## mpadd32_shift
module mpadd32_shift (CLK, RST_N, s_out, a_in, b_in, write, start, ready);
clock: 5.0 ns
lec_check: 0
cap_margin: 20
core_margin: 2
core_utilization: 40
cts_cluster_size: 31
slew_margin: 20
tns_end_percent: 70
run.sh (not shown) runs the stock make flow with config.mk's settings and CLKGATE_MAP_FILE=.
The first run ran to the end with no violations.
Edit:
- CORE_UTILIZATION: 40 -> 66
- CTS_CLUSTER_SIZE: 31 -> not set
- TNS_END_PERCENT: 70 -> not set
- clock period: 5.0 -> 2.51 ns (I/O delays scaled with it)
What happened:
- The new run did not get past global routing
- area after synthesis stays the same
- synthesized cell count stays the same
- die area is lower by 39%
Edit:
- CORE_UTILIZATION: 66 -> 70
- MAX_ROUTING_LAYER: not set -> met4
- PLACE_DENSITY_LB_ADDON: not set -> 0.25
- clock period: 2.51 -> 4.25 ns (I/O delays scaled with it)
The changed run failed in global routing.
Die size goes down by 5.6%.
Synthesized cell count is unchanged.
Area after synthesis stays the same.
Edit:
- CORE_UTILIZATION: 70 -> 65
- PLACE_DENSITY_LB_ADDON: 0.25 -> not set
What happened:
- The changed run produced a layout that fails on negative setup slack
- die size rose by 7.6%
- area after synthesis does not change
- synthesized cell count is unchanged
Edit:
- CORE_UTILIZATION: 65 -> 61
- CTS_CLUSTER_SIZE: not set -> 42
- MAX_ROUTING_LAYER: met4 -> not set
- SETUP_SLACK_MARGIN: not set -> -0.21
- clock period: 4.25 -> 2.51 ns (I/O delays scaled with it)
After rerunning:
- The changed run produced a layout that fails on negative setup slack
- utilization came out higher by 2.3 points
- cell count came out higher by a little under a tenth
- design area came out higher by roughly a tenth
- total power came out higher by well over a third
- count of clock-buffer cells in the layout came out higher by 10
- sequential cell count does not change
- sequential power came out higher by well over a third
- routed wire length came out higher by a little under a tenth
- setup slack gets worse by 1900 ps
- register-to-register slack gets worse by 1900 ps
Edit:
- ABC_AREA: not set -> 1
- CORE_UTILIZATION: 61 -> 69
- CTS_CLUSTER_SIZE: 42 -> not set
- PLACE_DENSITY: not set -> 0.37
- SETUP_SLACK_MARGIN: -0.21 -> not set
- clock period: 2.51 -> 6.29 ns (I/O delays scaled with it)
The changed run went through all stages and came out clean.
Final area shrinks by 7.4%.
Synthesized area rises by 3.4%.
Synthesized cell count climbs by 16%.
Power drops by 58%.
Hold slack improved by 8.6 ps.
Wire length rises by 11%.
Count of clock-buffer cells in the layout is lower by 6.
First-iteration DRC count climbs by 94%.


Setup of run M:
mpadd32_shift again, from the RTL that the note above started with.
Design mpadd32_shift, start of the top module:
module mpadd32_shift (CLK, RST_N, s_out, a_in, b_in, write, start, ready);
==> flow/config.mk <==
export PLATFORM = sky130hd
export DESIGN_NAME = mpadd32_shift
export DESIGN_NICKNAME = mpadd32_shift
export VERILOG_FILES = /design/flow/design.v
export SDC_FILE = /design/flow/constraint.sdc
export NUM_CORES = 4
export LEC_CHECK = 0
export CAP_MARGIN = 20
export CORE_MARGIN = 2
export CORE_UTILIZATION = 40
export SLEW_MARGIN = 20
==> flow/constraint.sdc <==
create_clock -name core_clock -period 4.53 [get_ports {CLK}]
set_input_delay 0.9060 -clock core_clock [delete_from_list [all_inputs] [get_ports {CLK}]]
set_output_delay 0.9060 -clock core_clock [all_outputs]
set_load 0.01 [all_outputs]
Run M: flow completed, timing, DRC and antenna clean
Inputs modified between run M and run K:
Settings: changing CORE_UTILIZATION from 40 to 70; setting MAX_ROUTING_LAYER to met4 for the first time; setting PLACE_DENSITY to 0.64 for the first time; changing CAP_MARGIN from 20 to 40; changing the clock period (ns, I/O delays scaled along) from 4.53 to 4.25.
[summary]
- Stage in which a tool error killed run K: global routing (5_1_grt).
- Note that the die size recorded for run M amounts to 1.7 times the value seen in run K.
- Per the comparison of run K with run M, placed wire-length estimate increased by about 6.5% relative to the old numbers; final weighted congestion of routability-driven global placement increased by about 16% relative to the old numbers.
- Relative to run M, the clock buffer count from CTS measured on run K has decreased by a little under 10%.
- The setup slack at placement in run K sits 0.50 ns below the value recorded for run M.
- Height of the die: run K lower than run M
- Initial cell density of the core, run M and run K: lower on run M


Starting RTL as in the previous note.
Settings: LEC_CHECK=0, CAP_MARGIN=25, CELL_PAD_IN_SITES_DETAIL_PLACEMENT=2, CELL_PAD_IN_SITES_GLOBAL_PLACEMENT=1, CORE_MARGIN=2, CORE_UTILIZATION=56, CTS_CLUSTER_SIZE=31, SLEW_MARGIN=20, TNS_END_PERCENT=10; clock period 7.17 ns.
The first run aborted during 3_5_place_dp.
==> next run, changes <==
==> flow/config.mk (replaced) <==
export PLATFORM = sky130hd
export DESIGN_NAME = mpadd32_shift
export DESIGN_NICKNAME = mpadd32_shift
export VERILOG_FILES = /design/flow/design.v
export SDC_FILE = /design/flow/constraint.sdc
export NUM_CORES = 4
export LEC_CHECK = 0
export CAP_MARGIN = 20
export CORE_MARGIN = 2
export CORE_UTILIZATION = 57
export SLEW_MARGIN = 20
==> flow/constraint.sdc (replaced) <==
create_clock -name core_clock -period 2.51 [get_ports {CLK}]
set_input_delay 0.5020 -clock core_clock [delete_from_list [all_inputs] [get_ports {CLK}]]
set_output_delay 0.5020 -clock core_clock [all_outputs]
set_load 0.01 [all_outputs]
After rerunning: This time the run finished but failed the layout checks on negative setup slack. Synthesized area stays the same. Synthesized cell count is unchanged. Die area falls by 1.7%.
==> next run, changes <==
--- a/flow/config.mk
+++ b/flow/config.mk
@@ -8,4 +8,4 @@
 export CAP_MARGIN = 20
 export CORE_MARGIN = 2
-export CORE_UTILIZATION = 57
+export CORE_UTILIZATION = 66
 export SLEW_MARGIN = 20
==> flow/constraint.sdc (replaced) <==
create_clock -name core_clock -period 4.53 [get_ports {CLK}]
set_input_delay 0.9060 -clock core_clock [delete_from_list [all_inputs] [get_ports {CLK}]]
set_output_delay 0.9060 -clock core_clock [all_outputs]
set_load 0.01 [all_outputs]
This time the run ran to the end with no violations.
Setup slack improves by 1.6 ns.
Total power goes down by well over a third.
Clock skew goes up by 0.0042 ns.
Die area goes down by roughly a tenth.
Global-route usage goes up by 10 points.
Critical path depth goes down by 5.
Flip-flop count stays the same.
Register-to-register slack improves by 1.6 ns.
==> next run, changes <==
==> flow/constraint.sdc (replaced) <==
create_clock -name core_clock -period 2.54 [get_ports {CLK}]
set_input_delay 0.5080 -clock core_clock [delete_from_list [all_inputs] [get_ports {CLK}]]
set_output_delay 0.5080 -clock core_clock [all_outputs]
set_load 0.01 [all_outputs]
Outcome: With this change the flow ended with an error in 5_1_grt. Die size does not change. Area after synthesis is unchanged. Synthesized cell count stays the same.
==> next run, changes <==
--- a/flow/config.mk
+++ b/flow/config.mk
@@ -8,4 +8,5 @@
 export CAP_MARGIN = 20
 export CORE_MARGIN = 2
-export CORE_UTILIZATION = 66
+export CORE_UTILIZATION = 57
+export CTS_CLUSTER_SIZE = 66
 export SLEW_MARGIN = 20
==> flow/constraint.sdc (replaced) <==
create_clock -name core_clock -period 2.51 [get_ports {CLK}]
set_input_delay 0.5020 -clock core_clock [delete_from_list [all_inputs] [get_ports {CLK}]]
set_output_delay 0.5020 -clock core_clock [all_outputs]
set_load 0.01 [all_outputs]
The new run produced a layout that fails on negative setup slack.
Area after synthesis does not change.
Die area climbs by 16%.
Synthesized cell count stays the same.


mpadd32_shift again, from the RTL that the note above started with.
==> flow/config.mk <==
export PLATFORM = sky130hd
export DESIGN_NAME = mpadd32_shift
export DESIGN_NICKNAME = mpadd32_shift
export VERILOG_FILES = /design/flow/design.v
export SDC_FILE = /design/flow/constraint.sdc
export NUM_CORES = 4
export LEC_CHECK = 0
export ABC_AREA = 1
export CAP_MARGIN = 25
export CELL_PAD_IN_SITES_DETAIL_PLACEMENT = 0
export CELL_PAD_IN_SITES_GLOBAL_PLACEMENT = 1
export CORE_ASPECT_RATIO = 1.38
export CORE_MARGIN = 2
export CORE_UTILIZATION = 56
export CTS_CLUSTER_SIZE = 88
export GPL_ROUTABILITY_DRIVEN = 0
export GPL_TIMING_DRIVEN = 0
export SLEW_MARGIN = 20
export TNS_END_PERCENT = 10
==> flow/constraint.sdc <==
create_clock -name core_clock -period 7.17 [get_ports {CLK}]
set_input_delay 1.4340 -clock core_clock [delete_from_list [all_inputs] [get_ports {CLK}]]
set_output_delay 1.4340 -clock core_clock [all_outputs]
set_load 0.01 [all_outputs]
The baseline passed the timing, design-rule and antenna checks.
Edit:
Settings changed: ABC_AREA 1 to unset, CAP_MARGIN 25 to 20, CELL_PAD_IN_SITES_DETAIL_PLACEMENT 0 to unset, CELL_PAD_IN_SITES_GLOBAL_PLACEMENT 1 to unset, CORE_ASPECT_RATIO 1.38 to unset, CORE_UTILIZATION 56 to 61, CTS_CLUSTER_SIZE 88 to 53, GPL_ROUTABILITY_DRIVEN 0 to unset, GPL_TIMING_DRIVEN 0 to unset, SETUP_SLACK_MARGIN set to 0.63, TNS_END_PERCENT 10 to unset.
Clock period 7.17 ns to 2.51 ns, I/O delays scaled along.
=> The changed run stopped in 5_1_grt. Synthesized cell count fell by 14%. Die area fell by 11%. Synthesized area fell by 3.3%.
Edit:
Settings changed: ABC_AREA set to 1, CORE_UTILIZATION 61 to 72, CTS_CLUSTER_DIAMETER set to 361, CTS_CLUSTER_SIZE 53 to unset, PLACE_DENSITY_LB_ADDON set to 0.02, SETUP_SLACK_MARGIN 0.63 to -0.26.
Clock period 2.51 ns to 2.7 ns, I/O delays scaled along.
=>
- The new run never finished: it broke off in 4_1_cts
- die area is lower by roughly a tenth
- synthesized cell count came out higher by about a fifth
- synthesized area rises by a few percent
Edit:
Settings changed: CTS_CLUSTER_SIZE set to 74.
Clock period 2.7 ns to 2.56 ns, I/O delays scaled along.
Result: The new run aborted during 4_1_cts with DPL-0033; die size is unchanged; area after synthesis is unchanged; synthesized cell count is unchanged.
No activity file was given, so power comes from the tool's default toggle rates.
